--- run.sh ---
#!/bin/bash
# the make line also repeats each setting of config.mk as NAME=value (left out here)
make -C /OpenROAD-flow-scripts/flow DESIGN_CONFIG=/design/flow/config.mk WORK_HOME=/design/flow/orfs CLKGATE_MAP_FILE= finish
--- config.mk ---
export PLATFORM = sky130hd
export DESIGN_NAME = mul
export DESIGN_NICKNAME = mul
export VERILOG_FILES = /design/flow/design.v
export SDC_FILE = /design/flow/constraint.sdc
export NUM_CORES = 4
export LEC_CHECK = 0
export CAP_MARGIN = 5
export CORE_MARGIN = 2
export CORE_UTILIZATION = 72
export CTS_CLUSTER_DIAMETER = 30
export CTS_CLUSTER_SIZE = 71
export GPL_ROUTABILITY_DRIVEN = 1
export HOLD_SLACK_MARGIN = -0.08
export MAX_ROUTING_LAYER = met4
export MIN_ROUTING_LAYER = met1
export SETUP_SLACK_MARGIN = 1.93
export SLEW_MARGIN = 5
export TNS_END_PERCENT = 70
--- constraint.sdc ---
create_clock -name core_clock -period 6.51 [get_ports {mul_clk}]
set_input_delay 1.3020 -clock core_clock [delete_from_list [all_inputs] [get_ports {mul_clk}]]
set_output_delay 1.3020 -clock core_clock [all_outputs]
set_load 0.01 [all_outputs]
--- design.v ---
module mul(
    input         mul_clk,
    input         resetn,
    input         mul_signed,
    input  [31:0] x,
    input  [31:0] y,
    input         de_to_ex_valid,
    input         ex_allowin,
    output [63:0] result
);
    wire [16:0] booth_c;                              
    wire [63:0] booth_part_prod [16:0];               
    wire [16:0] part_prod [63:0];                     
    wire [63:0] x_mul = {{32{x[31]&mul_signed}}, x}; 
    wire [33:0] y_mul = {{ 2{y[31]&mul_signed}}, y};
    genvar j;
    generate
    for(j = 0; j < 17; j = j + 1) begin : booth
        if(j == 0) begin
          booth_2b booth_0(
                            .Y({y_mul[1:0], 1'b0}), 
                            .X(x_mul             ),
                            .P(booth_part_prod[0]), 
                            .C(booth_c[0]        )
                          );
        end else begin
          booth_2b booth(
                            .Y(y_mul[2*j+1:2*j-1]), 
                            .X(x_mul<<(2*j)      ), 
                            .P(booth_part_prod[j]), 
                            .C(booth_c[j]        )
                        );
        end
    end
    endgenerate
    genvar k;
    generate
    for(k = 0; k < 64; k = k + 1)
        begin: switch
            assign part_prod[k] = {
                                        booth_part_prod[16][k],
                                        booth_part_prod[15][k], 
                                        booth_part_prod[14][k], 
                                        booth_part_prod[13][k], 
                                        booth_part_prod[12][k], 
                                        booth_part_prod[11][k], 
                                        booth_part_prod[10][k], 
                                        booth_part_prod[ 9][k], 
                                        booth_part_prod[ 8][k], 
                                        booth_part_prod[ 7][k], 
                                        booth_part_prod[ 6][k], 
                                        booth_part_prod[ 5][k], 
                                        booth_part_prod[ 4][k], 
                                        booth_part_prod[ 3][k], 
                                        booth_part_prod[ 2][k], 
                                        booth_part_prod[ 1][k], 
                                        booth_part_prod[ 0][k]
                                  };
        end
    endgenerate
    reg  [16:0] booth_c_r;               
    reg  [16:0] part_prod_r[63:0];       
    wire [13:0] c[63:0];                 
    wire [63:0] add_src1, add_src2;      
    always @(posedge mul_clk)
    begin
        if(de_to_ex_valid & ex_allowin) begin
                booth_c_r <= booth_c;
        end
    end
    genvar m;
    generate
        for(m = 0; m < 64; m = m + 1) begin : part_prod_trans
            always @(posedge mul_clk)
            begin
                if(de_to_ex_valid & ex_allowin) begin
                    part_prod_r[m] <= part_prod[m];
                end
            end
        end
    endgenerate
    assign c[0] = booth_c_r[13:0];
    assign add_src2[0] = booth_c_r[14];
    genvar i;
    generate
    for(i = 0; i < 64; i = i + 1) 
    begin: wallace
        if(i < 63) begin
            wallace_16 wallace(
                                    .cin    (c[i]          ), 
                                    .data_in(part_prod_r[i]), 
                                    .cout   (c[i+1]        ), 
                                    .C      (add_src2[i+1] ), 
                                    .S      (add_src1[i]   )
                               );
        end else begin
            wallace_16 wallace_63(
                                    .cin    (c[63]          ),
                                    .data_in(part_prod_r[63]), 
                                    .S      (add_src1[63]   )
                                 );
        end
    end
    endgenerate
    assign result = add_src1 + add_src2 + booth_c_r[15] + booth_c_r[16];
endmodule
module booth_2b(
    input [2:0] Y,
    input [63:0] X,
    output [63:0] P,
    output C
);
    assign P = Y==3'b001 ? X      :
               Y==3'b010 ? X      :
               Y==3'b011 ? X<<1   :
               Y==3'b100 ? ~(X<<1):
               Y==3'b101 ? ~X     :
               Y==3'b110 ? ~X     :
                           68'd0;
    assign C = Y==3'b100 || Y==3'b101 || Y==3'b110;
endmodule
module wallace_16(
    input  [13:0] cin,
    input  [16:0] data_in,
    output [13:0] cout,
    output        C,
    output        S
);
    wire B1_2, A1_2, C1_3, B1_3, A1_3, A2_0, C2_1, B2_1, A2_1, B3_1, A3_1, A4_0, B4_0, A5_0;
    function [1:0] Add_1;
        input A, B, CIN;
        begin
          Add_1 = A + B + CIN;
        end
    endfunction
    assign {cout[ 0], B1_2} = Add_1(data_in[ 4], data_in[ 3], data_in[ 2]),
           {cout[ 1], A1_2} = Add_1(data_in[ 7], data_in[ 6], data_in[ 5]),
           {cout[ 2], C1_3} = Add_1(data_in[10], data_in[ 9], data_in[ 8]),
           {cout[ 3], B1_3} = Add_1(data_in[13], data_in[12], data_in[11]),
           {cout[ 4], A1_3} = Add_1(data_in[16], data_in[15], data_in[14]),
           {cout[ 5], A2_0} = Add_1(    cin[ 2],     cin[ 1],     cin[ 0]),
           {cout[ 6], C2_1} = Add_1(data_in[ 0],     cin[ 4],     cin[ 3]),
           {cout[ 7], B2_1} = Add_1(       A1_2,        B1_2, data_in[ 1]),
           {cout[ 8], A2_1} = Add_1(       A1_3,        B1_3,        C1_3),
           {cout[ 9], B3_1} = Add_1(       A2_0,     cin[ 6],     cin[ 5]),
           {cout[10], A3_1} = Add_1(       A2_1,        B2_1,        C2_1),
           {cout[11], B4_0} = Add_1(    cin[ 9],     cin[ 8],     cin[ 7]),
           {cout[12], A4_0} = Add_1(       A3_1,        B3_1,     cin[10]),
           {cout[13], A5_0} = Add_1(       A4_0,        B4_0,     cin[11]),
           {C       , S   } = Add_1(       A5_0,     cin[13],     cin[12]);
endmodule
==> results of run 1 <==
## per-stage QoR
stage	hold slack (ns)	instance area (sq um)	util, %	setup slack [ns]
finish	1.23	65200	85.8	-2.39
global route	1.22	65200	85.8	-2.51
CTS	1.20	64500	84.9	-2.24
detailed placement	1.93	59600	78.5	-2.23
global placement	1.90	59600	78.5	-2.09
floorplan	1.51	55300	-	-1.58
## area by class of cell
| cell class | instances | area, sq um | area share (%) |
|---|---|---|---|
| clock buffers | 126 | 2940 | 4.51 |
| diodes | 14 | 35.0 | 0.0537 |
| clock inverters | 88 | 1010 | 1.55 |
| inverters | 723 | 2730 | 4.18 |
| repair buffers | 576 | 4530 | 6.95 |
| multi-input cells | 3198 | 34400 | 52.7 |
| well taps | 1030 | 1290 | 1.98 |
| flip-flops and latches | 609 | 18300 | 28.0 |
## layer usage
layer	vias up	wire (um)	GRT usage [%]
li1	17200	-	-
met1	21300	63000	62.3
met2	4036	83000	70.8
met3	779	32400	20.5
met4	0	9780	21.9
met5	-	0	-
## what timing repair did
| item | in CTS | in global routing |
|---|---|---|
| resized | 389 | 138 |
| cloned | 1 | 0 |
| pin swaps | 110 | 83 |
| endpoints found under the setup margin | 64 | 64 |
| setup buffers | 20 | 19 |
==> results.cfg, run 1 <==
; synthesis and place-and-route metrics
[status]
status = complete, but fails checks
so.violations = setup timing

[cts]
hold_buffers = 0
clock_tree.root_cell = sky130_fd_sc_hd__clkbuf_16
cts_buffers = 116
cts_tree = done
cts.sink_count = 609
cts.htree.levels = 3
path_clk_slew_ns = 0.05
clockBufferDepth = 3

[logic_synthesis]
simple_gate_share_pct = 3.66
yosys.area_share.adder_pct = 31.0
synthArstFlopShare_pct = 0
netlist.top_cell.by_area = sky130_fd_sc_hd__edfxtp_1
number_of_flops_mapped_to_enable_cells_by_yosys = 609
yosys.area.top_type_share_pct = 33.1
syn-mean-instance-area_sq_um = 11.1
top_logic_kind = adder cells
synth.yosys.seq_area_share_pct = 33.1
yosysCellCount = 4958
synthesis.instances = 4958
synth-warning-count = 4
aoi_oai_family_share_of_the_synthesized_area_pct = 14.9
synthDistinctLibCells = 78
yosys_register_bits = 609
common_cells = sky130_fd_sc_hd__fa_1 (770), sky130_fd_sc_hd__inv_1 (722), sky130_fd_sc_hd__edfxtp_1 (609)
postSynth.topFlopCell = sky130_fd_sc_hd__edfxtp_1
synthesis.area_sq_mm = 0.0553
synthXorXnorAreaFrac_pct = 9.19
yosys-top-cells-area = sky130_fd_sc_hd__edfxtp_1 (33%), sky130_fd_sc_hd__fa_1 (28%), sky130_fd_sc_hd__xor2_1 (8.1%)
post_synth_mux_area_share_pct = 0.256
ys_area_sq_mm = 0.0553
synth_dominant_cell_count = sky130_fd_sc_hd__fa_1

[critical_path]
timing.critical_path.from = part_prod_r[0][11]$_SDFFCE_PP0P_
timing.critical_path.arrival_ns = 7.59
wp_depth = 24
crit_path_end_kind = primary output
timing.setup.critical_path_class = register to primary output
crit_chain = fa_2 -> fa_2 -> clkinvlp_4 -> buf_12 -> buf_16 -> fa_2 -> fa_1 -> fa_1 -> inv_2 -> fa_2 -> ha_4 -> ha_4 -> nand4_1 -> nor3_2 -> a211o_1 -> buf_4 -> o31ai_4 -> buf_6 -> a21o_4 -> or3_4 -> a21oi_4 -> o22ai_2 -> xnor2_2 -> buf_2
cp-start-kind = register
critical_path.slowest_cell = sky130_fd_sc_hd__fa_2
worst_setup_path_endpoint = result[58]
critPathRequiredTime_ns = 5.21
critPathMostFrequentCell = sky130_fd_sc_hd__fa_2
crit_path_max_fanout = 7
timing.critical_path.slowest_cell_delay_ns = 0.66
critical_path.n_buffers_inverters = 7
critical_path.top_delay_family = adder cells

[floorplan]
die.size.y_um = 281
floorplan.die_area_sq_mm = 0.0790
core_area_sq_mm = 0.0759
floorplan.die.width_um = 281
core_utilization_before_placement_pct = 72.8
placement_rows = 101
pin_count = 133

[routing]
drt_wl_total_um = 188000
drt_pre_antenna_iters = 7
wl_per_cell_um = 29.6
post_drt_via_cell_ratio = 6.82
drc = 0
antenna_left = 0
drtIter0Drc = 6948
vias_after_detailed_routing = 43400

[timing]
grt_setup_unrepaired = yes
drv_slew = 0
finalClockPeriodUsage_pct = 137
fmax_mhz = 112
worst-slew-pin-transition_ns = 1.26
worst_case_headroom_to_the_max_slew_limit_pct = 15.7
finalSetupTns_ns = -119.40
setup-violations-final = 64
final_critical_path_setup_slack_ns = -2.39
min_period_ns = 8.90
final-hold-violation-count = 0

[global_routing]
pin_count_of_the_biggest_net_entering_global_routing = 116
grt_overflow_total = 0
grt_usage_pct = 49.6
grt_pass1_vias = 44300
number_of_antenna_violations_at_the_first_check_in_global_routing = 11
grt_pass1_wl_um = 276000

[worst_hold_path]
hold_class = primary input to register
hold_path_end = part_prod_r[28][14]$_DFFE_PP_
hold_path_startpoint = y[29]
whs_path_depth = 2

[placement]
gp_congestion = 1.02
port_buffers = 131
detailed_place_hpwl_um = 125000
placed_cells = 6096

[cells_and_area]
design.final.nets = 6202
area_growth_syn_to_layout_pct = 18.0
n_fill_cell = 3843
instances_no_fill = 6364

[job]
drv.max_cap_violation_count = 0
stage_log_warnings = 43
==> run 2, diff against run 1 <==
CAP_MARGIN = 20   (was 5)
CORE_UTILIZATION = 39   (was 72)
CTS_CLUSTER_DIAMETER = not set   (was 30)
CTS_CLUSTER_SIZE = not set   (was 71)
GPL_ROUTABILITY_DRIVEN = not set   (was 1)
HOLD_SLACK_MARGIN = not set   (was -0.08)
MAX_ROUTING_LAYER = not set   (was met4)
MIN_ROUTING_LAYER = not set   (was met1)
SETUP_SLACK_MARGIN = not set   (was 1.93)
SLEW_MARGIN = 20   (was 5)
TNS_END_PERCENT = not set   (was 70)
clock period = 16.4 ns   (was 6.51 ns; I/O delays follow)
==> results.cfg, run 2 <==
; synthesis and place-and-route metrics
[logic_synthesis]
synthXorXnorAreaFrac_pct = 9.19
common_cells = sky130_fd_sc_hd__fa_1 (770), sky130_fd_sc_hd__inv_1 (722), sky130_fd_sc_hd__edfxtp_1 (609)
netlist.top_cell.by_area = sky130_fd_sc_hd__edfxtp_1
yosys.area_share.adder_pct = 31.0
top_logic_kind = adder cells
synthesis.area_sq_mm = 0.0553
yosys_register_bits = 609
post_synth_mux_area_share_pct = 0.256
synth-warning-count = 4
synthesis.instances = 4958
ys_area_sq_mm = 0.0553
synthArstFlopShare_pct = 0
synth.yosys.seq_area_share_pct = 33.1
synth_dominant_cell_count = sky130_fd_sc_hd__fa_1
aoi_oai_family_share_of_the_synthesized_area_pct = 14.9
number_of_flops_mapped_to_enable_cells_by_yosys = 609
syn-mean-instance-area_sq_um = 11.1
postSynth.topFlopCell = sky130_fd_sc_hd__edfxtp_1
synthDistinctLibCells = 78
simple_gate_share_pct = 3.66
yosys-top-cells-area = sky130_fd_sc_hd__edfxtp_1 (33%), sky130_fd_sc_hd__fa_1 (28%), sky130_fd_sc_hd__xor2_1 (8.1%)
yosys.area.top_type_share_pct = 33.1
yosysCellCount = 4958

[timing]
worst-slew-pin-transition_ns = 1.19
grt_setup_unrepaired = no
final_critical_path_setup_slack_ns = 3.50
fmax_mhz = 77.5
worst_case_headroom_to_the_max_slew_limit_pct = 20.4
finalSetupTns_ns = 0
setup-violations-final = 0
drv_slew = 0
finalClockPeriodUsage_pct = 78.6
min_period_ns = 12.90
final-hold-violation-count = 0

[cts]
post_cts_resized = 0
cts.htree.levels = 3
cts_buffers = 69
cts_tree = done
hold_buffers = 0
cts.sink_count = 609
clock_tree.root_cell = sky130_fd_sc_hd__clkbuf_16
cts_setup_buffers = 0
path_clk_slew_ns = 0.06
clockBufferDepth = 3

[critical_path]
critical_path.slowest_cell = sky130_fd_sc_hd__fa_1
crit_path_max_fanout = 13
critical_path.top_delay_family = adder cells
timing.critical_path.slowest_cell_delay_ns = 0.96
timing.critical_path.arrival_ns = 9.62
critPathRequiredTime_ns = 13.12
crit_chain = fa_1 -> fa_1 -> inv_1 -> buf_4 -> fa_1 -> fa_1 -> fa_1 -> inv_1 -> fa_1 -> ha_1 -> ha_1 -> nor3_1 -> o21ai_0 -> nand3_1 -> o21ai_0 -> o2111a_1 -> o21ai_1 -> and3_1 -> o41ai_1 -> xnor2_1 -> clkdlybuf4s50_1
crit_path_end_kind = primary output
critPathMostFrequentCell = sky130_fd_sc_hd__fa_1
worst_setup_path_endpoint = result[57]
wp_depth = 21
critical_path.n_buffers_inverters = 4
timing.critical_path.from = part_prod_r[0][13]$_SDFFCE_PP0P_
timing.setup.critical_path_class = register to primary output
cp-start-kind = register

[routing]
drc = 0
drtIter0Drc = 4896
antenna_left = 0
wl_per_cell_um = 27.6
post_drt_via_cell_ratio = 5.75
drt_wl_total_um = 187000
vias_after_detailed_routing = 38900
drt_pre_antenna_iters = 8

[worst_hold_path]
hold_class = primary input to register
hold_path_startpoint = y[11]
whs_path_depth = 2
hold_path_end = part_prod_r[63][5]$_DFFE_PP_

[global_routing]
grt_usage_pct = 25.7
number_of_antenna_violations_at_the_first_check_in_global_routing = 17
pin_count_of_the_biggest_net_entering_global_routing = 181
grt_overflow_total = 0
grt_pass1_vias = 39600
grt_pass1_wl_um = 272000

[placement]
dpl_cell_area_sq_mm = 0.0581
detailed_place_hpwl_um = 125000
pre_cts_ws_ns = 4.27
placed_cells = 6640
port_buffers = 131
gp_congestion = 0.910

[cells_and_area]
fin_area_sq_mm = 0.0605
instances_no_fill = 6772
register_area_sq_mm = 0.0183
comb_area_sq_mm = 0.0330
area_growth_syn_to_layout_pct = 9.44
design.final.nets = 5803
n_fill_cell = 13100
final_core_utilization_pct = 42.9

[job]
drv.max_cap_violation_count = 0
stage_log_warnings = 33

[floorplan]
pin_count = 133
core_utilization_before_placement_pct = 39.2
floorplan.die.width_um = 380
core_area_sq_mm = 0.141
floorplan.die_area_sq_mm = 0.145
placement_rows = 138
die.size.y_um = 380

[status]
status = timing/DRC/antenna clean
==> run 2: metal layers <==
layer / up-vias / track usage (%) / part of all wire [%]
met5: - / 0 / 0.061
met4: 20 / 10.0 / 3.9
met3: 375 / 6.11 / 11
met2: 2249 / 40.1 / 46
met1: 19900 / 34.6 / 40
li1: 16400 / - / -
==> run 2: layout make-up <==
cell class / count / area share [%]
multi-input cells: 3198 / 54.6
flip-flops and latches: 609 / 30.2
inverters: 723 / 4.49
well taps: 1890 / 3.91
repair buffers: 224 / 3.08
clock buffers: 80 / 2.99
clock inverters: 45 / 0.714
diodes: 3 / 0.0124
==> run 2: through the flow <==
stage | hold slack [ns]
after detailed placement | 3.76
after floorplan | 3.49
after CTS | 3.06
after global placement | 3.77
after global routing | 3.10
final | 3.11
==> run 3, diff against run 2 <==
CORE_UTILIZATION = 72   (was 39)
CTS_CLUSTER_DIAMETER = 100   (was not set)
HOLD_SLACK_MARGIN = -0.08   (was not set)
MAX_ROUTING_LAYER = met4   (was not set)
PLACE_DENSITY = 0.41   (was not set)
TNS_END_PERCENT = 40   (was not set)
clock period = 6.65 ns   (was 16.4 ns; I/O delays follow)
==> results.cfg, run 3 <==
; synthesis and place-and-route metrics
[critical_path]
critical_path.slowest_cell = sky130_fd_sc_hd__fa_2
critPathMostFrequentCell = sky130_fd_sc_hd__fa_1
timing.setup.critical_path_class = register to primary output
crit_path_end_kind = primary output
worst_setup_path_endpoint = result[62]
cp-start-kind = register
crit_path_max_fanout = 6
timing.critical_path.arrival_ns = 7.47
critical_path.n_buffers_inverters = 5
crit_chain = fa_2 -> buf_12 -> clkinvlp_4 -> buf_4 -> fa_1 -> fa_1 -> fa_1 -> fa_1 -> inv_1 -> fa_1 -> ha_4 -> ha_4 -> and3_4 -> nand3_4 -> a2111oi_4 -> o31ai_4 -> a21o_1 -> or3_4 -> a21oi_4 -> o31ai_2 -> xnor2_1 -> buf_2
timing.critical_path.from = part_prod_r[0][15]$_SDFFCE_PP0P_
timing.critical_path.slowest_cell_delay_ns = 0.66
critPathRequiredTime_ns = 5.32
critical_path.top_delay_family = adder cells
wp_depth = 22

[cells_and_area]
design.final.nets = 6173
fin_area_sq_mm = 0.0637
area_growth_syn_to_layout_pct = 15.2

[logic_synthesis]
netlist.top_cell.by_area = sky130_fd_sc_hd__edfxtp_1
yosysCellCount = 4958
synthXorXnorAreaFrac_pct = 9.19
top_logic_kind = adder cells
syn-mean-instance-area_sq_um = 11.1
yosys_register_bits = 609
synthesis.area_sq_mm = 0.0553
postSynth.topFlopCell = sky130_fd_sc_hd__edfxtp_1
ys_area_sq_mm = 0.0553
synth.yosys.seq_area_share_pct = 33.1
yosys.area_share.adder_pct = 31.0
aoi_oai_family_share_of_the_synthesized_area_pct = 14.9
post_synth_mux_area_share_pct = 0.256
synth-warning-count = 4
simple_gate_share_pct = 3.66
yosys.area.top_type_share_pct = 33.1
number_of_flops_mapped_to_enable_cells_by_yosys = 609
common_cells = sky130_fd_sc_hd__fa_1 (770), sky130_fd_sc_hd__inv_1 (722), sky130_fd_sc_hd__edfxtp_1 (609)
synthArstFlopShare_pct = 0
synth_dominant_cell_count = sky130_fd_sc_hd__fa_1
synthesis.instances = 4958
synthDistinctLibCells = 78
yosys-top-cells-area = sky130_fd_sc_hd__edfxtp_1 (33%), sky130_fd_sc_hd__fa_1 (28%), sky130_fd_sc_hd__xor2_1 (8.1%)

[timing]
min_period_ns = 8.80
final-hold-violation-count = 0
finalSetupTns_ns = -104.91
drv_slew = 0
final_critical_path_setup_slack_ns = -2.15
worst-slew-pin-transition_ns = 1.25
setup-violations-final = 64
worst_case_headroom_to_the_max_slew_limit_pct = 16.6
grt_setup_unrepaired = yes
fmax_mhz = 114
final.hold.worst_slack_ns = 1.20
finalClockPeriodUsage_pct = 132

[floorplan]
core_utilization_before_placement_pct = 72.8
placement_rows = 101
core_area_sq_mm = 0.0759
die.size.y_um = 281
floorplan.die_area_sq_mm = 0.0790
pin_count = 133
floorplan.die.width_um = 281

[routing]
drtIter0Drc = 6573
drc = 0
drt_wl_total_um = 185000
wl_per_cell_um = 29.4
antenna_left = 0
drt_pre_antenna_iters = 10
post_drt_via_cell_ratio = 6.79
vias_after_detailed_routing = 42700

[worst_hold_path]
hold_path_startpoint = y[29]
hold_path_end = part_prod_r[28][14]$_DFFE_PP_
whs_path_depth = 2
hold_class = primary input to register

[cts]
clockBufferDepth = 3
cts.sink_count = 609
cts_tree = done
clock_tree.root_cell = sky130_fd_sc_hd__clkbuf_16
path_clk_slew_ns = 0.06
cts.htree.levels = 2
cts_buffers = 61

[placement]
port_buffers = 131
dpl_cell_area_sq_mm = 0.0597
pre_cts_ws_ns = -2.15
gp_congestion = 1.03
detailed_place_hpwl_um = 124000

[global_routing]
grt_pass1_vias = 43200
grt_usage_pct = 48.3
grt_overflow_total = 0
pin_count_of_the_biggest_net_entering_global_routing = 150
number_of_antenna_violations_at_the_first_check_in_global_routing = 10
grt_pass1_wl_um = 269000

[job]
stage_log_warnings = 43
drv.max_cap_violation_count = 0

[status]
status = complete, but fails checks
so.violations = setup timing
run 3: what timing repair did:
item	4_1_cts	5_1_grt
buffers inserted	25	27
pin swaps	138	91
setup endpoints to repair	64	64
hold buffers	0	0
resized	460	100
run 3: routing by layer:
metal  part of all wire [%]  track usage (%)
met1                     34             62.4
met2                     43             68.7
met3                     17             18.2
met4                    5.9             21.1
met5                      0                -
run 3: final cells by class:
type | instances | area, sq um
fill | 4041 | 12300
multi-input combinational | 3198 | 34700
tap | 1030 | 1290
inverter | 723 | 2720
antenna | 12 | 30.0
clock inverter | 33 | 338
sequential | 609 | 18300
timing repair buffer | 602 | 4740
clock buffer | 77 | 1590
run 3: per-stage QoR:
step | std cells | utilization (%)
finish | 6284 | 83.8
global route | 6282 | 83.8
CTS | 6246 | 82.9
detailed placement | 6113 | 78.6
global placement | 6111 | 78.6
floorplan | 4959 | -
==> run 4, diff against run 3 <==
CTS_CLUSTER_DIAMETER = 32   (was 100)
HOLD_SLACK_MARGIN = not set   (was -0.08)
PLACE_DENSITY = not set   (was 0.41)
PLACE_DENSITY_LB_ADDON = 0.01   (was not set)
SETUP_SLACK_MARGIN = 2.26   (was not set)
TNS_END_PERCENT = not set   (was 40)
clock period = 8.55 ns   (was 6.65 ns; I/O delays follow)
==> results.cfg, run 4 <==
; synthesis and place-and-route metrics
[status]
status = complete, but fails checks
so.violations = setup timing

[timing]
worst-slew-pin-transition_ns = 1.26
min_period_ns = 9.39
drv_slew = 0
final-hold-violation-count = 0
fmax_mhz = 106
grt_setup_unrepaired = yes
final_critical_path_setup_slack_ns = -0.843
worst_case_headroom_to_the_max_slew_limit_pct = 16.1
setup-violations-final = 54
finalSetupTns_ns = -27.32
finalClockPeriodUsage_pct = 110

[routing]
vias_after_detailed_routing = 43200
drtIter0Drc = 7103
antenna_left = 0
drt_pre_antenna_iters = 9
post_drt_via_cell_ratio = 6.85
dr_wl_met2_um = 83700
drt_wl_total_um = 189000
drc = 0
m1WireLength_um = 61600
wl_per_cell_um = 30.0
routed.top_layer = met4
detailroute.wirelength.met3_um = 31800

[logic_synthesis]
synth.yosys.seq_area_share_pct = 33.1
synthesis.area_sq_mm = 0.0553
postSynth.topFlopCell = sky130_fd_sc_hd__edfxtp_1
number_of_flops_mapped_to_enable_cells_by_yosys = 609
simple_gate_share_pct = 3.66
common_cells = sky130_fd_sc_hd__fa_1 (770), sky130_fd_sc_hd__inv_1 (722), sky130_fd_sc_hd__edfxtp_1 (609)
synthXorXnorAreaFrac_pct = 9.19
netlist.top_cell.by_area = sky130_fd_sc_hd__edfxtp_1
yosys-top-cells-area = sky130_fd_sc_hd__edfxtp_1 (33%), sky130_fd_sc_hd__fa_1 (28%), sky130_fd_sc_hd__xor2_1 (8.1%)
synthesis.instances = 4958
syn-mean-instance-area_sq_um = 11.1
yosys.area_share.adder_pct = 31.0
yosys_register_bits = 609
synthArstFlopShare_pct = 0
yosysCellCount = 4958
synthDistinctLibCells = 78
yosys.area.top_type_share_pct = 33.1
ys_area_sq_mm = 0.0553
post_synth_mux_area_share_pct = 0.256
aoi_oai_family_share_of_the_synthesized_area_pct = 14.9
synth-warning-count = 4
synth_dominant_cell_count = sky130_fd_sc_hd__fa_1
top_logic_kind = adder cells

[worst_hold_path]
hold_class = primary input to register
hold_path_end = part_prod_r[12][6]$_DFFE_PP_
whs_path_depth = 2
hold_path_startpoint = y[13]

[critical_path]
crit_path_end_kind = primary output
timing.critical_path.slowest_cell_delay_ns = 0.63
critical_path.slowest_cell = sky130_fd_sc_hd__fa_2
timing.setup.critical_path_class = register to primary output
wp_depth = 26
cp-start-kind = register
critical_path.n_buffers_inverters = 9
critPathRequiredTime_ns = 6.84
critical_path.top_delay_family = adder cells
critPathMostFrequentCell = sky130_fd_sc_hd__fa_1
worst_setup_path_endpoint = result[51]
crit_path_max_fanout = 7
timing.critical_path.arrival_ns = 7.68
timing.critical_path.from = part_prod_r[0][15]$_SDFFCE_PP0P_

[cells_and_area]
final_core_utilization_pct = 86.0
area_growth_syn_to_layout_pct = 18.1
n_fill_cell = 3811
design.final.nets = 6140

[job]
drv.max_cap_violation_count = 0
stage_log_warnings = 38

[floorplan]
floorplan.die_area_sq_mm = 0.0790
floorplan.die.width_um = 281
core_area_sq_mm = 0.0759
pin_count = 133
placement_rows = 101
core_utilization_before_placement_pct = 72.8
die.size.y_um = 281

[global_routing]
pin_count_of_the_biggest_net_entering_global_routing = 155
grt_usage_pct = 49.6
grt_overflow_total = 0
number_of_antenna_violations_at_the_first_check_in_global_routing = 10
grt_pass1_wl_um = 275000
grt_pass1_vias = 44800

[cts]
cts.htree.levels = 3
hold_buffers = 0
path_clk_slew_ns = 0.05
cts_buffers = 111
clockBufferDepth = 3
clock_tree.root_cell = sky130_fd_sc_hd__clkbuf_16
cts_tree = done
cts.sink_count = 609

[placement]
gp_congestion = 0.973
detailed_place_hpwl_um = 121000
port_buffers = 131
==> run 4: repair_timing <==
item                                    4_1_cts  5_1_grt
cloned                                        0        1
resized                                     410       71
endpoints found under the setup margin       64       64
pin swaps                                   108       94
setup buffers                                28       32
==> run 4: through the flow <==
step,hold slack (ns),worst slack [ns],instance area (sq um),instances
global route,1.57,-0.946,65300,6295
global placement,2.22,-0.459,59800,6010
floorplan,1.92,0.0685,56200,4959
CTS,1.52,-0.711,64500,6250
finish,1.59,-0.843,65300,6301
detailed placement,2.21,-0.559,59900,6013
==> run 4: metal layers <==
| metal | up-vias | GRT usage (%) |
|---|---|---|
| li1 | 17100 | - |
| met1 | 21100 | 61.2 |
| met2 | 4021 | 71.3 |
| met3 | 990 | 18.8 |
| met4 | 0 | 26.8 |
| met5 | - | - |
==> run 4: final cells by class <==
type	count	area [sq um]	share of cell area, %
antenna	13	32.5	0.0498
inverter	723	2730	4.18
timing repair buffer	519	4270	6.54
clock inverter	90	1060	1.62
multi-input combinational	3198	34800	53.3
sequential	609	18300	28.0
tap	1030	1290	1.97
clock buffer	119	2810	4.30
==> run 5, diff against run 4 <==
CTS_CLUSTER_DIAMETER = 86   (was 32)
HOLD_SLACK_MARGIN = -0.09   (was not set)
PLACE_DENSITY = 0.42   (was not set)
PLACE_DENSITY_LB_ADDON = not set   (was 0.01)
SETUP_SLACK_MARGIN = -0.4   (was 2.26)
TNS_END_PERCENT = 40   (was not set)
clock period = 7.67 ns   (was 8.55 ns; I/O delays follow)
==> results.cfg, run 5 <==
; synthesis and place-and-route metrics
[critical_path]
timing.critical_path.arrival_ns = 7.48
critPathRequiredTime_ns = 6.14
crit_path_max_fanout = 6
critical_path.n_buffers_inverters = 8
critical_path.top_delay_family = adder cells
cp-start-kind = register
worst_setup_path_endpoint = result[51]
timing.critical_path.from = part_prod_r[0][14]$_SDFFCE_PP0P_
crit_path_end_kind = primary output
timing.setup.critical_path_class = register to primary output
crit_chain = fa_2 -> buf_8 -> clkinvlp_4 -> buf_4 -> buf_4 -> fa_1 -> fa_1 -> fa_1 -> fa_1 -> inv_1 -> fa_2 -> ha_4 -> ha_4 -> buf_4 -> nand3_1 -> a21boi_1 -> o211ai_4 -> a2111oi_4 -> buf_4 -> o2111a_1 -> nor2_1 -> xnor2_1 -> buf_2
critical_path.slowest_cell = sky130_fd_sc_hd__fa_2
wp_depth = 23
timing.critical_path.slowest_cell_delay_ns = 0.68

[routing]
vias_after_detailed_routing = 42400
drtIter0Drc = 6900
post_drt_via_cell_ratio = 6.76
drc = 0
drt_pre_antenna_iters = 6
drt_wl_total_um = 182000
antenna_left = 0
wl_per_cell_um = 29.0

[cts]
clock_tree.root_cell = sky130_fd_sc_hd__clkbuf_16
cts_tree = done
cts.sink_count = 609
cts_buffers = 66
path_clk_slew_ns = 0.06
clockBufferDepth = 3
hold_buffers = 0
cts.htree.levels = 3

[logic_synthesis]
synth-warning-count = 4
yosysCellCount = 4958
synthesis.instances = 4958
post_synth_mux_area_share_pct = 0.256
synthArstFlopShare_pct = 0
aoi_oai_family_share_of_the_synthesized_area_pct = 14.9
yosys-top-cells-area = sky130_fd_sc_hd__edfxtp_1 (33%), sky130_fd_sc_hd__fa_1 (28%), sky130_fd_sc_hd__xor2_1 (8.1%)
synthDistinctLibCells = 78
simple_gate_share_pct = 3.66
synthesis.area_sq_mm = 0.0553
yosys_register_bits = 609
number_of_flops_mapped_to_enable_cells_by_yosys = 609
synthXorXnorAreaFrac_pct = 9.19
netlist.top_cell.by_area = sky130_fd_sc_hd__edfxtp_1
synth.yosys.seq_area_share_pct = 33.1
ys_area_sq_mm = 0.0553
postSynth.topFlopCell = sky130_fd_sc_hd__edfxtp_1
syn-mean-instance-area_sq_um = 11.1
top_logic_kind = adder cells
yosys.area_share.adder_pct = 31.0
yosys.area.top_type_share_pct = 33.1
common_cells = sky130_fd_sc_hd__fa_1 (770), sky130_fd_sc_hd__inv_1 (722), sky130_fd_sc_hd__edfxtp_1 (609)
synth_dominant_cell_count = sky130_fd_sc_hd__fa_1

[placement]
dpl_cell_area_sq_mm = 0.0596
pre_cts_ws_ns = -1.35
gp_congestion = 1.01
port_buffers = 131
placed_cells = 6099
detailed_place_hpwl_um = 122000

[timing]
final_critical_path_setup_slack_ns = -1.34
worst_case_headroom_to_the_max_slew_limit_pct = 16.2
grt_setup_unrepaired = yes
worst-slew-pin-transition_ns = 1.25
fmax_mhz = 111
finalClockPeriodUsage_pct = 117
finalSetupTns_ns = -49.61
final-hold-violation-count = 0
setup-violations-final = 62
min_period_ns = 9.01
drv_slew = 0

[cells_and_area]
fin_area_sq_mm = 0.0635
comb_area_sq_mm = 0.0345
design.final.nets = 6161
register_area_sq_mm = 0.0183
instances_no_fill = 6271
area_growth_syn_to_layout_pct = 15.0
n_fill_cell = 4177

[job]
drv.max_cap_violation_count = 0
stage_log_warnings = 43

[worst_hold_path]
hold_class = primary input to register
hold_path_startpoint = y[25]
hold_path_end = part_prod_r[24][12]$_DFFE_PP_
whs_path_depth = 2

[global_routing]
grt_overflow_total = 0
number_of_antenna_violations_at_the_first_check_in_global_routing = 6
pin_count_of_the_biggest_net_entering_global_routing = 160
grt_pass1_vias = 42900
grt_pass1_wl_um = 267000
grt_usage_pct = 48.1

[floorplan]
placement_rows = 101
pin_count = 133
core_area_sq_mm = 0.0759
floorplan.die.width_um = 281
die.size.y_um = 281
core_utilization_before_placement_pct = 72.8
floorplan.die_area_sq_mm = 0.0790

[status]
status = complete, but fails checks
so.violations = setup timing
## run 5: stage by stage
step	utilization [%]	hold slack, ns
after global routing	83.7	1.48
after global placement	78.5	2.05
after floorplan	-	1.74
after detailed placement	78.5	2.10
after CTS	82.9	1.43
final	83.7	1.46
## run 5: metal layers
metal	vias up	track usage, %	part of all wire, %
met2	3857	68.2	44
met3	716	19.5	17
met5	-	-	0
met1	20700	61.6	34
li1	17100	-	-
met4	0	20.6	5.1
## run 5: timing repair
item	in CTS	in global routing
buffers inserted	30	20
resized	435	78
endpoints found under the setup margin	60	60
pin swaps	113	79
cloned	1	0
## run 5: layout make-up
class / count / share of cell area (%)
clock inverter: 38 / 0.563
tap: 1030 / 2.03
multi-input combinational: 3198 / 54.3
clock buffer: 82 / 2.69
timing repair buffer: 585 / 7.35
inverter: 723 / 4.28
antenna: 6 / 0.0236
sequential: 609 / 28.8
==> run 6, diff against run 5 <==
CELL_PAD_IN_SITES_DETAIL_PLACEMENT = 1   (was not set)
CELL_PAD_IN_SITES_GLOBAL_PLACEMENT = 0   (was not set)
CORE_UTILIZATION = 40   (was 72)
CTS_CLUSTER_DIAMETER = not set   (was 86)
GPL_ROUTABILITY_DRIVEN = 0   (was not set)
GPL_TIMING_DRIVEN = 1   (was not set)
HOLD_SLACK_MARGIN = 0.01   (was -0.09)
MAX_ROUTING_LAYER = met5   (was met4)
PLACE_DENSITY = not set   (was 0.42)
PLACE_DENSITY_LB_ADDON = 0.17   (was not set)
SETUP_SLACK_MARGIN = not set   (was -0.4)
TNS_END_PERCENT = 80   (was 40)
clock period = 12.0 ns   (was 7.67 ns; I/O delays follow)
==> results.cfg, run 6 <==
; synthesis and place-and-route metrics
[cts]
cts.sink_count = 609
path_clk_slew_ns = 0.06
cts.htree.levels = 3
hold_buffers = 0
cts_setup_buffers = 0
clock_tree.root_cell = sky130_fd_sc_hd__clkbuf_16
cts_buffers = 78
clockBufferDepth = 3
post_cts_resized = 0
cts_tree = done

[logic_synthesis]
yosys.area_share.adder_pct = 31.0
yosys.area.top_type_share_pct = 33.1
ys_area_sq_mm = 0.0553
post_synth_mux_area_share_pct = 0.256
yosys_register_bits = 609
simple_gate_share_pct = 3.66
synth-warning-count = 4
postSynth.topFlopCell = sky130_fd_sc_hd__edfxtp_1
number_of_flops_mapped_to_enable_cells_by_yosys = 609
synthesis.instances = 4958
synthArstFlopShare_pct = 0
common_cells = sky130_fd_sc_hd__fa_1 (770), sky130_fd_sc_hd__inv_1 (722), sky130_fd_sc_hd__edfxtp_1 (609)
aoi_oai_family_share_of_the_synthesized_area_pct = 14.9
netlist.top_cell.by_area = sky130_fd_sc_hd__edfxtp_1
top_logic_kind = adder cells
synth.yosys.seq_area_share_pct = 33.1
yosysCellCount = 4958
synth_dominant_cell_count = sky130_fd_sc_hd__fa_1
synthDistinctLibCells = 78
yosys-top-cells-area = sky130_fd_sc_hd__edfxtp_1 (33%), sky130_fd_sc_hd__fa_1 (28%), sky130_fd_sc_hd__xor2_1 (8.1%)
synthXorXnorAreaFrac_pct = 9.19
synthesis.area_sq_mm = 0.0553
syn-mean-instance-area_sq_um = 11.1

[critical_path]
wp_depth = 22
critPathRequiredTime_ns = 9.60
critical_path.top_delay_family = adder cells
timing.critical_path.arrival_ns = 9.14
cp-start-kind = register
timing.setup.critical_path_class = register to primary output
timing.critical_path.from = part_prod_r[63][2]$_DFFE_PP_
crit_path_end_kind = primary output
critPathMostFrequentCell = sky130_fd_sc_hd__fa_1
worst_setup_path_endpoint = result[62]
crit_chain = fa_1 -> inv_1 -> fa_1 -> inv_1 -> fa_1 -> inv_1 -> fa_1 -> fa_1 -> fa_1 -> inv_1 -> ha_1 -> ha_1 -> nand4_1 -> or3_1 -> o32ai_1 -> o31ai_1 -> a21o_1 -> or3_4 -> a21oi_4 -> o31ai_2 -> xnor2_1 -> clkdlybuf4s50_1
critical_path.slowest_cell = sky130_fd_sc_hd__fa_1
critical_path.n_buffers_inverters = 5
crit_path_max_fanout = 7
timing.critical_path.slowest_cell_delay_ns = 0.83

[cells_and_area]
area_growth_syn_to_layout_pct = 9.54
design.final.nets = 5827

[routing]
drc = 0
antenna_left = 0
drt_wl_total_um = 197000
drt_pre_antenna_iters = 5
drtIter0Drc = 3511
wl_per_cell_um = 29.3
post_drt_via_cell_ratio = 5.86
vias_after_detailed_routing = 39300

[floorplan]
floorplan.die_area_sq_mm = 0.141
placement_rows = 136
core_area_sq_mm = 0.137
core_utilization_before_placement_pct = 40.2
pin_count = 133
floorplan.die.width_um = 376
die.size.y_um = 376

[timing]
worst_case_headroom_to_the_max_slew_limit_pct = 18.7
setup-violations-final = 0
final-hold-violation-count = 0
final_critical_path_setup_slack_ns = 0.459
worst-slew-pin-transition_ns = 1.22
drv_slew = 0
min_period_ns = 11.54
grt_setup_unrepaired = no
finalClockPeriodUsage_pct = 96.2
fmax_mhz = 86.7
finalSetupTns_ns = 0

[job]
drv.max_cap_violation_count = 0
stage_log_warnings = 35

[global_routing]
pin_count_of_the_biggest_net_entering_global_routing = 149
grt_pass1_vias = 42500
grt_usage_pct = 27.9
grt_pass1_wl_um = 288000
number_of_antenna_violations_at_the_first_check_in_global_routing = 15
grt_overflow_total = 0

[status]
status = timing/DRC/antenna clean

[placement]
port_buffers = 131
detailed_place_hpwl_um = 136000
pre_cts_ws_ns = 1.12

[worst_hold_path]
hold_path_startpoint = x[8]
whs_path_depth = 2
hold_class = primary input to register
hold_path_end = part_prod_r[37][14]$_DFFE_PP_
run 6: routing by layer:
metal / GRT usage, % / wire length [um] / vias to the layer above
li1: - / - / 16400
met1: 35.8 / 78300 / 20900
met2: 46.3 / 94900 / 1515
met3: 5.16 / 14700 / 418
met4: 11.8 / 8560 / 16
met5: 0 / 84 / -
run 6: cell type report:
class	instances	area [sq um]
diodes	4	10.0
clock buffers	94	2050
clock inverters	44	422
fillers	14600	76800
inverters	723	2720
multi-input cells	3198	32900
flip-flops and latches	609	18300
well taps	1794	2240
repair buffers	239	1920
run 6: stage by stage:
step	std cells	util, %	hold slack, ns	instance area (sq um)
6_report	6705	44.1	2.12	60500
5_1_grt	6701	44.1	2.14	60500
4_1_cts	6701	44.1	2.10	60500
3_5_place_dp	6563	42.3	2.80	58000
3_3_place_gp	6563	42.3	2.81	58000
2_1_floorplan	4959	-	2.61	55300
==> run 7, diff against run 6 <==
CAP_MARGIN = 30   (was 20)
CELL_PAD_IN_SITES_DETAIL_PLACEMENT = not set   (was 1)
CELL_PAD_IN_SITES_GLOBAL_PLACEMENT = not set   (was 0)
CORE_UTILIZATION = 72   (was 40)
CTS_CLUSTER_SIZE = 50   (was not set)
GPL_ROUTABILITY_DRIVEN = 1   (was 0)
GPL_TIMING_DRIVEN = not set   (was 1)
HOLD_SLACK_MARGIN = 0.29   (was 0.01)
MAX_ROUTING_LAYER = not set   (was met5)
MIN_ROUTING_LAYER = met1   (was not set)
PLACE_DENSITY_LB_ADDON = 0.01   (was 0.17)
SETUP_SLACK_MARGIN = 1.6   (was not set)
SLEW_MARGIN = 5   (was 20)
TNS_END_PERCENT = 70   (was 80)
clock period = 6.51 ns   (was 12.0 ns; I/O delays follow)
==> results.cfg, run 7 <==
; synthesis and place-and-route metrics
[cts]
clock_tree.root_cell = sky130_fd_sc_hd__clkbuf_16
cts_tree = done
path_clk_slew_ns = 0.06
clockBufferDepth = 3
cts.htree.levels = 3
cts.sink_count = 609
cts_buffers = 67
hold_buffers = 0

[critical_path]
wp_depth = 26
crit_path_max_fanout = 3
crit_path_end_kind = primary output
critPathRequiredTime_ns = 5.21
cp-start-kind = register
timing.critical_path.slowest_cell_delay_ns = 0.64
critical_path.top_delay_family = adder cells
critPathMostFrequentCell = sky130_fd_sc_hd__fa_1
timing.critical_path.arrival_ns = 7.72
worst_setup_path_endpoint = result[58]
timing.critical_path.from = part_prod_r[0][14]$_SDFFCE_PP0P_
critical_path.slowest_cell = sky130_fd_sc_hd__fa_2
timing.setup.critical_path_class = register to primary output
critical_path.n_buffers_inverters = 8

[cells_and_area]
comb_area_sq_mm = 0.0342
n_fill_cell = 4106
instances_no_fill = 6282
design.final.nets = 6179
register_area_sq_mm = 0.0183
area_growth_syn_to_layout_pct = 15.4

[global_routing]
number_of_antenna_violations_at_the_first_check_in_global_routing = 6
grt_usage_pct = 47.2
grt_pass1_vias = 43300
grt_pass1_wl_um = 271000
pin_count_of_the_biggest_net_entering_global_routing = 135
grt_overflow_total = 0

[floorplan]
floorplan.die.width_um = 281
floorplan.die_area_sq_mm = 0.0790
placement_rows = 101
die.size.y_um = 281
pin_count = 133
core_utilization_before_placement_pct = 72.8
core_area_sq_mm = 0.0759

[routing]
drc = 0
drtIter0Drc = 6641
post_drt_via_cell_ratio = 6.77
antenna_left = 0
vias_after_detailed_routing = 42500
drt_pre_antenna_iters = 9
drt_wl_total_um = 184000
wl_per_cell_um = 29.3

[logic_synthesis]
synthDistinctLibCells = 78
netlist.top_cell.by_area = sky130_fd_sc_hd__edfxtp_1
yosys.area.top_type_share_pct = 33.1
yosys.area_share.adder_pct = 31.0
common_cells = sky130_fd_sc_hd__fa_1 (770), sky130_fd_sc_hd__inv_1 (722), sky130_fd_sc_hd__edfxtp_1 (609)
post_synth_mux_area_share_pct = 0.256
syn-mean-instance-area_sq_um = 11.1
postSynth.topFlopCell = sky130_fd_sc_hd__edfxtp_1
number_of_flops_mapped_to_enable_cells_by_yosys = 609
yosysCellCount = 4958
synth.yosys.seq_area_share_pct = 33.1
aoi_oai_family_share_of_the_synthesized_area_pct = 14.9
synth_dominant_cell_count = sky130_fd_sc_hd__fa_1
yosys-top-cells-area = sky130_fd_sc_hd__edfxtp_1 (33%), sky130_fd_sc_hd__fa_1 (28%), sky130_fd_sc_hd__xor2_1 (8.1%)
synth-warning-count = 4
yosys_register_bits = 609
synthesis.area_sq_mm = 0.0553
synthesis.instances = 4958
synthArstFlopShare_pct = 0
simple_gate_share_pct = 3.66
ys_area_sq_mm = 0.0553
top_logic_kind = adder cells
synthXorXnorAreaFrac_pct = 9.19

[timing]
min_period_ns = 9.02
final-hold-violation-count = 0
fmax_mhz = 111
final_critical_path_setup_slack_ns = -2.51
finalClockPeriodUsage_pct = 139
worst-slew-pin-transition_ns = 1.06
worst_case_headroom_to_the_max_slew_limit_pct = 29.3
setup-violations-final = 64
grt_setup_unrepaired = yes
drv_slew = 0
final.hold.worst_slack_ns = 1.24
finalSetupTns_ns = -122.31

[placement]
port_buffers = 131
placed_cells = 6111
pre_cts_ws_ns = -2.31
detailed_place_hpwl_um = 125000
gp_congestion = 0.976

[worst_hold_path]
hold_class = primary input to register
hold_path_end = booth_c_r[7]$_DFFE_PP_
whs_path_depth = 2
hold_path_startpoint = y[15]

[job]
stage_log_warnings = 41
drv.max_cap_violation_count = 0

[status]
so.violations = setup timing
status = complete, but fails checks
[run 7: layout make-up]
class,instances,area share [%]
Tap cell,1030,2.02
Antenna cell,1,0.00392
Clock buffer,78,2.69
Sequential cell,609,28.7
Clock inverter,41,0.659
Inverter,723,4.27
Multi-Input combinational cell,3198,53.7
Timing Repair Buffer,602,7.97
[run 7: stage by stage]
step	utilization [%]	cell area, sq um
3_5_place_dp	79.0	60000
6_report	84.0	63800
2_1_floorplan	-	55300
3_3_place_gp	78.7	59800
5_1_grt	83.9	63800
4_1_cts	83.2	63200
[run 7: repair_timing]
action | CTS | global route
gates cloned | 1 | 0
gates resized | 453 | 62
setup endpoints to repair | 64 | 64
pin swaps | 157 | 72
setup buffers | 24 | 19
[run 7: layer usage]
metal | track usage [%] | wire, um | up-vias | part of all wire (%)
li1 | - | - | 17100 | -
met5 | 0.938 | 149 | - | 0.081
met1 | 63.5 | 63600 | 20800 | 35
met2 | 67.7 | 79100 | 3827 | 43
met4 | 22.5 | 10000 | 10 | 5.4
met3 | 18.8 | 31400 | 710 | 17
==> run 8, diff against run 7 <==
CAP_MARGIN = 5   (was 30)
CORE_UTILIZATION = 58   (was 72)
CTS_CLUSTER_SIZE = 71   (was 50)
HOLD_SLACK_MARGIN = not set   (was 0.29)
PLACE_DENSITY_LB_ADDON = 0.04   (was 0.01)
SETUP_SLACK_MARGIN = 1.65   (was 1.6)
clock period = 7.25 ns   (was 6.51 ns; I/O delays follow)
==> results.cfg, run 8 <==
; synthesis and place-and-route metrics
[logic_synthesis]
synth_dominant_cell_count = sky130_fd_sc_hd__fa_1
simple_gate_share_pct = 3.66
postSynth.topFlopCell = sky130_fd_sc_hd__edfxtp_1
synthesis.area_sq_mm = 0.0553
yosys.area_share.adder_pct = 31.0
ys_area_sq_mm = 0.0553
syn-mean-instance-area_sq_um = 11.1
top_logic_kind = adder cells
aoi_oai_family_share_of_the_synthesized_area_pct = 14.9
yosysCellCount = 4958
synthDistinctLibCells = 78
yosys_register_bits = 609
synth-warning-count = 4
number_of_flops_mapped_to_enable_cells_by_yosys = 609
synth.yosys.seq_area_share_pct = 33.1
post_synth_mux_area_share_pct = 0.256
synthesis.instances = 4958
netlist.top_cell.by_area = sky130_fd_sc_hd__edfxtp_1
yosys-top-cells-area = sky130_fd_sc_hd__edfxtp_1 (33%), sky130_fd_sc_hd__fa_1 (28%), sky130_fd_sc_hd__xor2_1 (8.1%)
yosys.area.top_type_share_pct = 33.1
synthArstFlopShare_pct = 0
synthXorXnorAreaFrac_pct = 9.19
common_cells = sky130_fd_sc_hd__fa_1 (770), sky130_fd_sc_hd__inv_1 (722), sky130_fd_sc_hd__edfxtp_1 (609)

[placement]
gp_congestion = 0.942
port_buffers = 131
detailed_place_hpwl_um = 125000
placed_cells = 6356

[cts]
path_clk_slew_ns = 0.06
cts_buffers = 69
clockBufferDepth = 3
hold_buffers = 0
cts.sink_count = 609
cts.htree.levels = 3
clock_tree.root_cell = sky130_fd_sc_hd__clkbuf_16
cts_tree = done

[cells_and_area]
area_growth_syn_to_layout_pct = 16.1
final_core_utilization_pct = 67.7
instances_no_fill = 6529
design.final.nets = 6186

[routing]
post_drt_via_cell_ratio = 6.23
drt_wl_total_um = 182000
antenna_left = 0
wl_per_cell_um = 27.9
drc = 0
drtIter0Drc = 5118
vias_after_detailed_routing = 40700
drt_pre_antenna_iters = 6
antenna_cells_inserted = 0

[job]
drv.max_cap_violation_count = 0
stage_log_warnings = 40

[critical_path]
wp_depth = 24
crit_path_max_fanout = 6
crit_chain = fa_1 -> fa_2 -> clkinvlp_4 -> buf_12 -> buf_16 -> fa_1 -> fa_1 -> fa_1 -> inv_1 -> fa_1 -> ha_4 -> ha_4 -> o211ai_1 -> buf_4 -> buf_4 -> o21ai_1 -> nand3_1 -> o21ai_2 -> o2111a_2 -> o21ai_4 -> and3_4 -> o41ai_4 -> xnor2_1 -> buf_2
timing.critical_path.from = part_prod_r[0][9]$_SDFFCE_PP0P_
critical_path.n_buffers_inverters = 7
critical_path.slowest_cell = sky130_fd_sc_hd__fa_2
crit_path_end_kind = primary output
critPathMostFrequentCell = sky130_fd_sc_hd__fa_1
timing.critical_path.slowest_cell_delay_ns = 0.65
timing.setup.critical_path_class = register to primary output
timing.critical_path.arrival_ns = 7.45
critPathRequiredTime_ns = 5.80
cp-start-kind = register
critical_path.top_delay_family = adder cells
worst_setup_path_endpoint = result[57]

[global_routing]
number_of_antenna_violations_at_the_first_check_in_global_routing = 4
grt_pass1_vias = 41200
pin_count_of_the_biggest_net_entering_global_routing = 156
grt_pass1_wl_um = 269000
grt_overflow_total = 0
grt_usage_pct = 37.4

[timing]
setup-violations-final = 62
fmax_mhz = 112
final_critical_path_setup_slack_ns = -1.65
drv_slew = 0
finalSetupTns_ns = -76.12
worst_case_headroom_to_the_max_slew_limit_pct = 13.7
grt_setup_unrepaired = yes
worst-slew-pin-transition_ns = 1.29
min_period_ns = 8.90
finalClockPeriodUsage_pct = 123
final-hold-violation-count = 0
final.hold.worst_slack_ns = 1.41

[floorplan]
placement_rows = 113
pin_count = 133
floorplan.die_area_sq_mm = 0.0978
core_area_sq_mm = 0.0947
core_utilization_before_placement_pct = 58.3
floorplan.die.width_um = 313
die.size.y_um = 313

[worst_hold_path]
whs_path_depth = 2
hold_path_startpoint = y[13]
hold_class = primary input to register
hold_path_end = part_prod_r[0][6]$_SDFFCE_PP0P_

[status]
status = complete, but fails checks
so.violations = setup timing
run 8: stage by stage:
step           setup WS [ns]  instance area (sq um)
2_1_floorplan         -0.983                  55300
3_3_place_gp           -1.68                  60100
3_5_place_dp           -1.69                  60100
4_1_cts                -1.60                  63400
5_1_grt                -1.82                  64200
6_report               -1.65                  64200
run 8: layout make-up:
cell class              instances  area (sq um)
clock inverters                43           444
flip-flops and latches        609         18300
well taps                    1265          1580
clock buffers                  84          1800
repair buffers                607          4770
fillers                      7069         30600
inverters                     723          2730
multi-input cells            3198         34500
run 8: repair_timing:
| item | 4_1_cts | 5_1_grt |
|---|---|---|
| gates resized | 453 | 103 |
| setup buffers | 20 | 25 |
| hold endpoints to repair | 0 | 0 |
| gates cloned | 1 | 0 |
| pin swaps | 126 | 81 |
| setup endpoints to repair | 64 | 64 |
run 8: metal layers:
layer,wire (um),GRT usage (%),share of wire (%),vias up
met3,24800,11.6,14,400
met5,8,0,0.0044,-
met1,73100,54.5,40,20500
met2,78300,54.2,43,2591
li1,-,-,-,17100
met4,5830,11.4,3.2,2
==> run 9, diff against run 8 <==
ABC_AREA = 1   (was not set)
CAP_MARGIN = 30   (was 5)
CELL_PAD_IN_SITES_DETAIL_PLACEMENT = 1   (was not set)
CELL_PAD_IN_SITES_GLOBAL_PLACEMENT = 3   (was not set)
CORE_ASPECT_RATIO = 1.27   (was not set)
CORE_UTILIZATION = 32   (was 58)
HOLD_SLACK_MARGIN = 0.25   (was not set)
MIN_ROUTING_LAYER = met2   (was met1)
==> results.cfg, run 9 <==
; synthesis and place-and-route metrics
[logic_synthesis]
synth.yosys.seq_area_share_pct = 33.7
post_synth_mux_area_share_pct = 0
simple_gate_share_pct = 6.61
aoi_oai_family_share_of_the_synthesized_area_pct = 17.5
common_cells = sky130_fd_sc_hd__inv_1 (954), sky130_fd_sc_hd__fa_1 (770), sky130_fd_sc_hd__edfxtp_1 (609)
synthDistinctLibCells = 44
ys_area_sq_mm = 0.0543
synthesis.area_sq_mm = 0.0543
synthArstFlopShare_pct = 0
synth_dominant_cell_count = sky130_fd_sc_hd__inv_1
yosys_register_bits = 609
top_logic_kind = adder cells
yosys.area_share.adder_pct = 31.6
netlist.top_cell.by_area = sky130_fd_sc_hd__edfxtp_1
synthXorXnorAreaFrac_pct = 0.968
yosys.area.top_type_share_pct = 33.7
synth-warning-count = 4
postSynth.topFlopCell = sky130_fd_sc_hd__edfxtp_1
yosysCellCount = 5530
number_of_flops_mapped_to_enable_cells_by_yosys = 609
yosys-top-cells-area = sky130_fd_sc_hd__edfxtp_1 (34%), sky130_fd_sc_hd__fa_1 (28%), sky130_fd_sc_hd__inv_1 (6.6%)
synthesis.instances = 5530
syn-mean-instance-area_sq_um = 9.82

[status]
so.violations = setup timing
status = complete, but fails checks

[placement]
dpl_cell_area_sq_mm = 0.0617
placed_cells = 8070
pre_cts_ws_ns = -1.15
detailed_place_hpwl_um = 192000
gp_congestion = 0.993
port_buffers = 131

[timing]
drv_slew = 0
worst-slew-pin-transition_ns = 1.06
finalSetupTns_ns = -62.05
fmax_mhz = 118
min_period_ns = 8.48
finalClockPeriodUsage_pct = 117
final-hold-violation-count = 0
setup-violations-final = 64
final_critical_path_setup_slack_ns = -1.23
worst_case_headroom_to_the_max_slew_limit_pct = 29.6
grt_setup_unrepaired = yes

[floorplan]
core_utilization_before_placement_pct = 32.2
floorplan.die_area_sq_mm = 0.173
pin_count = 133
floorplan.die.width_um = 370
core_area_sq_mm = 0.169
placement_rows = 170
die.size.y_um = 468

[cts]
path_clk_slew_ns = 0.06
hold_buffers = 0
cts.htree.levels = 3
cts_tree = done
clock_tree.root_cell = sky130_fd_sc_hd__clkbuf_16
cts.sink_count = 609
clockBufferDepth = 3
cts_buffers = 76

[critical_path]
critPathRequiredTime_ns = 5.80
critPathMostFrequentCell = sky130_fd_sc_hd__buf_6
critical_path.top_delay_family = adder cells
timing.critical_path.from = part_prod_r[0][14]$_SDFFCE_PP0P_
cp-start-kind = register
critical_path.slowest_cell = sky130_fd_sc_hd__fa_2
timing.critical_path.slowest_cell_delay_ns = 0.77
timing.critical_path.arrival_ns = 7.03
critical_path.n_buffers_inverters = 12
timing.setup.critical_path_class = register to primary output
worst_setup_path_endpoint = result[58]
crit_path_max_fanout = 3
crit_path_end_kind = primary output
wp_depth = 29

[routing]
post_drt_via_cell_ratio = 7.57
drc = 0
vias_after_detailed_routing = 63400
antenna_left = 0
drt_wl_total_um = 281000
drt_pre_antenna_iters = 12
drtIter0Drc = 12200
wl_per_cell_um = 33.6

[job]
drv.max_cap_violation_count = 0
stage_log_warnings = 45

[worst_hold_path]
hold_path_startpoint = x[0]
hold_path_end = part_prod_r[0][0]$_DFFE_PP_
hold_class = primary input to register
whs_path_depth = 4

[global_routing]
grt_overflow_total = 0
grt_pass1_wl_um = 390000
grt_usage_pct = 48.1
pin_count_of_the_biggest_net_entering_global_routing = 148
number_of_antenna_violations_at_the_first_check_in_global_routing = 5
grt_pass1_vias = 74000

[cells_and_area]
instances_no_fill = 8372
area_growth_syn_to_layout_pct = 28.2
fin_area_sq_mm = 0.0696
design.final.nets = 7002
run 9: area by class of cell:
class	count	area [sq um]
diodes	53	133
repair buffers	825	7380
fillers	18500	99200
clock buffers	100	2030
multi-input cells	3544	35000
flip-flops and latches	609	18300
inverters	968	3670
well taps	2236	2800
clock inverters	37	358
run 9: what timing repair did:
item | CTS | global route
setup buffers | 66 | 39
pin swaps | 278 | 207
gates cloned | 2 | 0
gates resized | 938 | 322
endpoints found under the setup margin | 64 | 64
run 9: through the flow:
step | utilization, % | hold WS, ns
after floorplan | - | 1.62
after global placement | 36.3 | 2.07
after detailed placement | 36.5 | 2.09
after CTS | 40.1 | 1.36
after global routing | 41.2 | 1.45
final | 41.2 | 1.41
run 9: metal layers:
layer | up-vias | GRT usage, % | routed length, um | part of all wire [%]
met1 | 21200 | - | 0 | 0
met5 | - | 27.5 | 4210 | 1.5
met3 | 2302 | 62.6 | 117000 | 42
met4 | 136 | 11.3 | 25400 | 9.0
li1 | 19600 | - | - | -
met2 | 20200 | 56.1 | 134000 | 48
